==> build 83: inputs <==
==> flow/design.v <==
module float_adder(
    input   clk,
    input   rst,
    input   [31:0]  x,
    input   [31:0]  y,
    output  reg [31:0]  z,
    output  reg [1:0]   overflow, 
    output  reg done
);
    reg [24:0]  m_x, m_y, m_z;
    reg [7:0]   exp_x, exp_y, exp_z;
    reg [2:0]   state_now;
    reg sign_z;
    reg [31:0]  x_q, y_q;
    reg [24:0] out_x,out_y,mid_y,mid_x;
    reg [7:0] move_tot;
    reg [2:0] bigger;
    parameter start = 3'b000, zerocheck = 3'b001, equalcheck = 3'b010, addm = 3'b011, normal = 3'b100, over = 3'b110;
    always @(posedge clk) begin
        if(!rst)begin
            state_now <= start;
            done <= 1'b0;
        end
        else begin
        done <= 1'b0;
        case(state_now)
            start:
                begin
                    x_q <= x;
                    y_q <= y;
                    bigger <= 2'b00;
                    exp_x <= x[30:23];
                    exp_y <= y[30:23];
                    m_x <= {1'b0, 1'b1, x[22:0]};
                    m_y <= {1'b0, 1'b1, y[22:0]};
                    out_x <= 25'b0;
                    out_y <= 25'b0;
                    move_tot <= 8'b0;
                    mid_y<={24'b0,1'b1};
                    mid_x<={24'b0,1'b1};
                    if((x[30:23] == 8'd255 && x[22:0] != 0) || (y[30:23] == 8'd255 && y[22:0] != 0)) 
                        begin
                            overflow <= 2'b11;
                            state_now <= over;
                            sign_z <= 1'b1;
                            exp_z <= 8'b11111111;
                            m_z <= 23'b11111111111111111111111;
                        end
                    else if((x[30:23] == 8'd255 && x[22:0] == 0) || (y[30:23] == 8'd255 && y[22:0] == 0)) 
                        begin
                            overflow <= 2'b11;
                            state_now <= over;
                            sign_z <= 1'b0;
                            exp_z <= 8'b11111111;
                            m_z <= 23'b0;
                        end
                    else
                        begin
                            overflow <= 2'b00;
                            state_now <= zerocheck;
                        end
                end
            zerocheck:
                begin
                    if(m_x[22:0] == 23'b0 && exp_x == 8'b0)
                        begin
                            sign_z <= y_q[31];
                            exp_z <= exp_y;
                            m_z <= m_y;
                            state_now <= over;
                        end
                    else if(m_y[22:0] == 23'b0 && exp_y == 8'b0)
                        begin
                            sign_z <= x_q[31];
                            exp_z <= exp_x;
                            m_z <= m_x;
                            state_now <= over;
                        end
                    else
                        begin
                            state_now <= equalcheck;
                        end
                    if(m_x[22:0] != 23'b0 && exp_x == 8'b0)
                        begin
                            m_x <= {1'b0, 1'b0, x_q[22:0]};
                        end
                    if(m_y[22:0] != 23'b0 && exp_y == 8'b0)
                        begin
                            m_y <= {1'b0, 1'b0, y_q[22:0]};
                        end
                end
            equalcheck:
                begin
                    if(exp_x == exp_y)
                        begin
                            if(bigger == 2'b0)
                                begin
                                    state_now <= addm; 
                                end
                            else if(bigger == 2'b10)
                                begin
                                    if(out_y > mid_y)
                                        begin
                                            m_y <= m_y + 1'b1;
                                        end 
                                    else if(out_y < mid_y)
                                        begin
                                            m_y <= m_y;
                                        end
                                    else if(out_y == m_y)
                                        begin
                                            if(m_y[0] == 1)
                                                begin
                                                    m_y <= m_y + 1'b1;
                                                end
                                            else
                                                begin
                                                    m_y <= m_y;
                                                end
                                        end
                                    state_now <= addm;
                                end
                            else if(bigger == 2'b01)
                                begin
                                    if(out_x > mid_x)
                                        begin
                                            m_x <= m_x + 1'b1;
                                        end 
                                    else if(out_x < mid_x)
                                        begin
                                            m_x <= m_x;
                                        end
                                    else if(out_x == m_x)
                                        begin
                                            if(m_x[0] == 1)
                                                begin
                                                    m_x <= m_x + 1'b1;
                                                end
                                            else
                                                begin
                                                    m_x <= m_x;
                                                end
                                        end
                                    state_now <= addm;
                                end
                        end
                    else
                        begin
                            if(exp_x > exp_y)
                                begin
                                    bigger <= 2'b01;
                                    exp_y <= exp_y + 1'b1;
                                    m_y[23:0] <= {1'b0, m_y[23:1]};
                                    out_y[move_tot] <= m_y[0];
                                    mid_y <= {mid_y[23:0], mid_y[24]};
                                    move_tot <= move_tot + 1'b1;
                                    if(m_y == 24'b0) 
                                        begin
                                            sign_z <= x_q[31];
                                            exp_z <= exp_x;
                                            m_z <= m_x;
                                            state_now <= over;
                                        end
                                    else
                                        begin
                                            state_now <= equalcheck;
                                        end
                                end 
                            else
                                begin
                                    bigger <= 2'b10;
                                    exp_x <= exp_x + 1'b1;
                                    m_x[23:0] <= {1'b0, m_x[23:1]};
                                    out_x[move_tot] <= m_x[0];
                                    mid_x <= {mid_x[23:0], mid_x[24]};
                                    move_tot <= move_tot + 1'b1;
                                    if(m_x == 24'b0) 
                                        begin
                                            sign_z <= y_q[31];
                                            exp_z <= exp_y;
                                            m_z <= m_y;
                                            state_now <= over;
                                        end
                                    else
                                        begin
                                            state_now <= equalcheck;
                                        end
                                end
                        end
                end
            addm:
                begin
                    if(x_q[31] ^ y_q[31] == 1'b0)
                        begin
                            exp_z <= exp_x;
                            sign_z <= x_q[31];
                            m_z <= m_x + m_y;
                            state_now <= normal;
                        end 
                    else
                        begin
                            if(m_x > m_y)
                                begin
                                    exp_z <= exp_x;
                                    sign_z <= x_q[31];
                                    m_z <= m_x - m_y;
                                    state_now <= normal;
                                end
                            else if(m_x < m_y)
                                begin
                                    exp_z <= exp_y;
                                    sign_z <= y_q[31];
                                    m_z <= m_y - m_x;
                                    state_now <= normal;
                                end
                            else
                                begin
                                    sign_z <= 1'b0;
                                    exp_z <= 8'b0;
                                    m_z <= 23'b0;
                                    state_now <= over;
                                end
                        end
                end
            normal:
                begin
                    if(m_z[24] == 1'b1)
                        begin
                            if(m_z[0] == 1)
                                begin
                                    m_z <= m_z + 1'b1;
                                    m_z[0] <= 0;
                                    state_now <= normal;
                                end
                            else
                                begin
                                     m_z <= {1'b0, m_z[24:1]};
                                    exp_z <= exp_z + 1'b1;
                                    state_now <= over;
                                end
                        end 
                    else
                        begin
                            if(m_z[23] == 1'b0 && exp_z >= 1)
                                begin
                                    m_z <= {m_z[23:0], 1'b0};
                                    exp_z <= exp_z - 1'b1;
                                    state_now <= normal;
                                end 
                            else
                                begin
                                    state_now <= over;
                                end
                        end
                end
            over:
                begin
                    z <= {sign_z, exp_z[7:0], m_z[22:0]};
                    done <= 1'b1;
                    if(overflow)
                        begin
                            overflow <= overflow;
                            state_now <= start;
                        end
                    else if(exp_z == 8'd255)
                        begin
                            overflow <= 2'b01;
                            state_now <= start;
                        end
                    else if(exp_z == 8'd0 && m_z[22:0] != 23'b0)
                        begin
                            overflow <= 2'b10;
                            state_now <= start;
                        end
                    else
                        begin
                            overflow <= 2'b0;
                            state_now <= start;
                        end
                end
            default:
                begin
                    state_now <= start;
                end
        endcase    
        end
    end
endmodule
==> flow/run.sh <==
#!/bin/bash
# the make line also repeats each setting of config.mk as NAME=value (left out here)
make -C /OpenROAD-flow-scripts/flow DESIGN_CONFIG=/design/flow/config.mk WORK_HOME=/design/flow/orfs CLKGATE_MAP_FILE= finish
==> flow/config.mk <==
export PLATFORM = sky130hd
export DESIGN_NAME = float_adder
export DESIGN_NICKNAME = float_adder
export VERILOG_FILES = /design/flow/design.v
export SDC_FILE = /design/flow/constraint.sdc
export NUM_CORES = 4
export LEC_CHECK = 0
export CAP_MARGIN = 20
export CORE_MARGIN = 2
export CORE_UTILIZATION = 57
export SETUP_SLACK_MARGIN = 0.57
export SLEW_MARGIN = 20
==> flow/constraint.sdc <==
create_clock -name core_clock -period 3.45 [get_ports {clk}]
set_input_delay 0.6900 -clock core_clock [delete_from_list [all_inputs] [get_ports {clk}]]
set_output_delay 0.6900 -clock core_clock [all_outputs]
set_load 0.01 [all_outputs]
==> trial 4: changes against build 83 <==
Settings changed: CORE_ASPECT_RATIO from default to 1.82, CORE_MARGIN 2 to 9, CORE_UTILIZATION 57 to 65, CTS_CLUSTER_DIAMETER from default to 131, GPL_TIMING_DRIVEN from default to 1, SETUP_SLACK_MARGIN 0.57 to 1.62.
==> flow/constraint.sdc (replaced) <==
create_clock -name core_clock -period 5.5 [get_ports {clk}]
set_input_delay 1.1000 -clock core_clock [delete_from_list [all_inputs] [get_ports {clk}]]
set_output_delay 1.1000 -clock core_clock [all_outputs]
set_load 0.01 [all_outputs]
==> trial 71: changes against build 83 <==
Settings changed: CAP_MARGIN 20 to 35, CORE_UTILIZATION 57 to 54, GPL_TIMING_DRIVEN from default to 0, MAX_ROUTING_LAYER from default to met4, PLACE_DENSITY_LB_ADDON from default to 0.29, SETUP_SLACK_MARGIN 0.57 to default, TNS_END_PERCENT from default to 35.
==> flow/constraint.sdc (replaced) <==
create_clock -name core_clock -period 5.0 [get_ports {clk}]
set_input_delay 1.0000 -clock core_clock [delete_from_list [all_inputs] [get_ports {clk}]]
set_output_delay 1.0000 -clock core_clock [all_outputs]
set_load 0.01 [all_outputs]
==> run summary <==
The run has ended; figures from its reports follow.

The flow ran to the end, but the layout failed its checks. The violated checks flagged are negative setup slack. The number of setup violations in the final report is 8. After layout, the worst setup slack is -0.01615 ns. The met2 track demand over resource in global routing is roughly three fifths. Per the OpenROAD timing report, the critical path contains 11 cells.
(the above is from build 83)
==> run summary <==
The run has ended; figures from its reports follow.

The number of setup violations in the final report is 2. The cell area after placement is 23520 um2. In this run the layout check failures are negative setup slack. The critical path crosses 13 cells after its start point.

The flow ran to the end, but the layout failed its checks. In the global route stage, met2 resource usage came out at 59.01%. The final timing report gives a worst setup slack of -0.03604 ns.
(the above is from trial 71)
==> run summary <==
The run has ended; figures from its reports follow.

The critical path crosses 10 cells after its start point. The met2 track demand over resource in global routing is 69.94%. The final report lists the setup-violating endpoint count as 0. The post-route worst setup slack came out at roughly 1.6 ns. The run finished with no timing, DRC or antenna violations.
(the above is from trial 4)

==> inputs of job 2834 <==
Starts from the design.v that is shown in full above.
==> flow/config.mk <==
export PLATFORM = sky130hd
export DESIGN_NAME = float_adder
export DESIGN_NICKNAME = float_adder
export VERILOG_FILES = /design/flow/design.v
export SDC_FILE = /design/flow/constraint.sdc
export NUM_CORES = 4
export LEC_CHECK = 0
export CAP_MARGIN = 20
export CORE_MARGIN = 2
export CORE_UTILIZATION = 59
export SLEW_MARGIN = 20
==> flow/constraint.sdc <==
create_clock -name core_clock -period 4.33 [get_ports {clk}]
set_input_delay 0.8660 -clock core_clock [delete_from_list [all_inputs] [get_ports {clk}]]
set_output_delay 0.8660 -clock core_clock [all_outputs]
set_load 0.01 [all_outputs]
run.sh (not shown) runs the stock make flow with config.mk's settings and CLKGATE_MAP_FILE=.
==> inputs of job 9569, as changes to job 2834 <==
CORE_UTILIZATION = 40   (was 59)
==> results <==
	job 2834	job 9569
Result of the run	timing/DRC/antenna clean	timing/DRC/antenna clean
Multi-input logic area	11680 sq um	11680 sq um
Vertical die size	195.7 um	236.8 um
Clock latency reported for the late side of the worst-skew pair	0.56 ns	0.58 ns
Total power	8.885 mW	8.815 mW
Proportion of cell area spent on the clock network	4.828%	4.613%
Proportion of final cell area spent on non-clock buffers	8.382%	8.336%
Part of the cycle the worst path needs	92.52%	90.23%
Layout fillers	2799	5072
Number of standard-cell rows in the floorplan	70	85
Cell area after placement	23790 sq um	24110 sq um
Number of clock buffers in the layout	41	44
Non-filler instance count after layout	2952	3185
Violation count after the first detailed-routing iteration	2589	1957
Total clock network power	3.14 mW	3.06 mW
Minimum period implied by the final worst setup slack	4.006 ns	3.907 ns
Sum of net half-perimeters after detailed placement	56800 um	60520 um
Tap cell instance count	468	696
Proportion of total power due to net switching	31.29%	32.45%
Pin count of the biggest net entering global routing	108	105
Utilization after layout	68.95%	47.12%
Wire per inst	25.35 um	24.82 um
Global routing usage on met1	53.39%	39.67%
First-pass GRT wire length	112800 um	118000 um
Least-Margin Pin Slew	1.199 ns	1.108 ns

==> 11-15 <==
RTL: the design.v shown in full above, as it stands there.
clock: 3.52 ns
lec_check: 0
cap_margin: 20
cell_pad_in_sites_global_placement: 0
core_aspect_ratio: 1.54
core_margin: 2
core_utilization: 72
gpl_timing_driven: 1
place_density: 0.95
slew_margin: 35
tns_end_percent: 85
==> 06-28 (differences from 11-15) <==
CELL_PAD_IN_SITES_GLOBAL_PLACEMENT = not set   (was 0)
CORE_ASPECT_RATIO = not set   (was 1.54)
CORE_UTILIZATION = 40   (was 72)
GPL_TIMING_DRIVEN = not set   (was 1)
PLACE_DENSITY = not set   (was 0.95)
SLEW_MARGIN = 20   (was 35)
TNS_END_PERCENT = not set   (was 85)
==> flow/constraint.sdc (replaced) <==
create_clock -name core_clock -period 5.0 [get_ports {clk}]
set_input_delay 1.0000 -clock core_clock [delete_from_list [all_inputs] [get_ports {clk}]]
set_output_delay 1.0000 -clock core_clock [all_outputs]
set_load 0.01 [all_outputs]
==> 04-08 (differences from 11-15) <==
CELL_PAD_IN_SITES_GLOBAL_PLACEMENT = 3   (was 0)
CORE_UTILIZATION = 16   (was 72)
GPL_ROUTABILITY_DRIVEN = 0   (was not set)
PLACE_DENSITY = not set   (was 0.95)
PLACE_DENSITY_LB_ADDON = 0.29   (was not set)
==> flow/constraint.sdc (replaced) <==
create_clock -name core_clock -period 3.02 [get_ports {clk}]
set_input_delay 0.6040 -clock core_clock [delete_from_list [all_inputs] [get_ports {clk}]]
set_output_delay 0.6040 -clock core_clock [all_outputs]
set_load 0.01 [all_outputs]
==> 11-01 (differences from 11-15) <==
CELL_PAD_IN_SITES_GLOBAL_PLACEMENT = not set   (was 0)
CORE_ASPECT_RATIO = not set   (was 1.54)
CORE_UTILIZATION = 40   (was 72)
CTS_CLUSTER_SIZE = 13   (was not set)
GPL_TIMING_DRIVEN = not set   (was 1)
PLACE_DENSITY = not set   (was 0.95)
SETUP_SLACK_MARGIN = 0.13   (was not set)
SLEW_MARGIN = 20   (was 35)
TNS_END_PERCENT = not set   (was 85)
==> flow/constraint.sdc (replaced) <==
create_clock -name core_clock -period 2.49 [get_ports {clk}]
set_input_delay 0.4980 -clock core_clock [delete_from_list [all_inputs] [get_ports {clk}]]
set_output_delay 0.4980 -clock core_clock [all_outputs]
set_load 0.01 [all_outputs]
==> qor summary <==
quantity                                                          04-08           06-28                     11-01                     11-15
Routed length per instance                                      23.2 um         25.1 um                   24.2 um                         -
Placer congestion estimate                                            -           0.976                      1.00                      1.24
Setup WS pre-CTS                                              -0.939 ns        0.512 ns                  -1.69 ns                 -0.419 ns
DIE HEIGHT                                                       461 um          237 um                    237 um                    219 um
Status                                         finished with violations  finished clean  finished with violations            did not finish
Last stage reached                                                    -               -                         -  global routing (5_1_grt)
Layout check failures                              negative setup slack               -      negative setup slack                         -
CP Max Fanout                                                         3              13                        10                         -
Register-to-Register Path Depth                                      14              11                        12                         -
Data arrival time at the worst-slack endpoint                   3.79 ns         4.48 ns                   3.67 ns                         -
Maximum clock frequency                                         286 MHz         237 MHz                   297 MHz                         -
Most Frequent Cell on Critical Path                                   -         o21ai_0                     buf_4                         -
Worst hold-check path type                                   reg -> reg      reg -> reg                reg -> reg                         -
Switching share of power                                          33.2%           31.6%                     33.4%                         -
CTS resizes                                                         227               0                       304                        14

==> inputs of v5 <==
Starts from the design.v that is shown in full above.
Settings: LEC_CHECK=0, CAP_MARGIN=20, CORE_MARGIN=2, CORE_UTILIZATION=64, SLEW_MARGIN=20; clock period 3.47 ns.
==> v12: changes against v5 <==
- CORE_UTILIZATION: 64 -> 62
==> flow/constraint.sdc (replaced) <==
create_clock -name core_clock -period 4.41 [get_ports {clk}]
set_input_delay 0.8820 -clock core_clock [delete_from_list [all_inputs] [get_ports {clk}]]
set_output_delay 0.8820 -clock core_clock [all_outputs]
set_load 0.01 [all_outputs]
==> v3: changes against v5 <==
- ABC_AREA: unset -> 1
- CORE_UTILIZATION: 64 -> 72
- CTS_CLUSTER_DIAMETER: unset -> 397
- CTS_CLUSTER_SIZE: unset -> 10
- PLACE_DENSITY: unset -> 0.4
- SETUP_SLACK_MARGIN: unset -> 0.77
- TNS_END_PERCENT: unset -> 10
==> flow/constraint.sdc (replaced) <==
create_clock -name core_clock -period 2.59 [get_ports {clk}]
set_input_delay 0.5180 -clock core_clock [delete_from_list [all_inputs] [get_ports {clk}]]
set_output_delay 0.5180 -clock core_clock [all_outputs]
set_load 0.01 [all_outputs]
==> v9: changes against v5 <==
- CORE_UTILIZATION: 64 -> 40
- SETUP_SLACK_MARGIN: unset -> 1.15
==> flow/constraint.sdc (replaced) <==
create_clock -name core_clock -period 4.33 [get_ports {clk}]
set_input_delay 0.8660 -clock core_clock [delete_from_list [all_inputs] [get_ports {clk}]]
set_output_delay 0.8660 -clock core_clock [all_outputs]
set_load 0.01 [all_outputs]
==> comparison table <==
quantity	v9	v5	v12	v3
Outcome	timing/DRC/antenna clean	finished with violations	timing/DRC/antenna clean	aborted with a tool error
Stage where the flow stopped	-	-	-	global routing
Reasons for failing layout checks	-	setup timing	-	-
Number of hold violations in the final report	0	0	0	-
Portion of total power attributed to the clock network	0.331	0.310	0.336	-
Type of element launching the critical path	register	register	register	-
Worst reg2reg path depth	11	11	11	-
Final GP Congestion	0.959	1.05	1.02	1.26
Switching Share	0.328	0.335	0.320	-
Cell internal power dissipation	6.28 mW	7.37 mW	5.80 mW	-
Number of standard cells in the final layout excluding fillers	3326	3116	2911	-
Worst Path Class, Setup	register to register	register to register	register to register	-
Worst Max-Slew Pin Slew	1130 ps	1130 ps	1220 ps	-
Net Count, Synth	2544	2544	2544	3608
Path type of the worst min-delay path	register to register	register to register	register to register	-
Number of multi-input combinational cells in the layout	1733	1732	1731	-
Maximum achievable frequency	296 MHz	281 MHz	243 MHz	-
Log Warnings	87	92	88	-
Post-synthesis share of cell area spent on full adders, half adders and majority gates	0.0876	0.0876	0.0876	0.0776
Total buffers and inverters traversed by the critical path	3	1	1	-
Count of buffers not belonging to the clock network in the layout	378	423	218	-
Slew headroom	0.238	0.248	0.183	-
Most frequent cell after synthesis	sky130_fd_sc_hd__edfxtp_1	sky130_fd_sc_hd__edfxtp_1	sky130_fd_sc_hd__edfxtp_1	sky130_fd_sc_hd__nand2_1
AND/OR/NAND/NOR Cells, Area Fraction	0.163	0.163	0.163	0.306
No activity file was given, so power comes from the tool's default toggle rates.
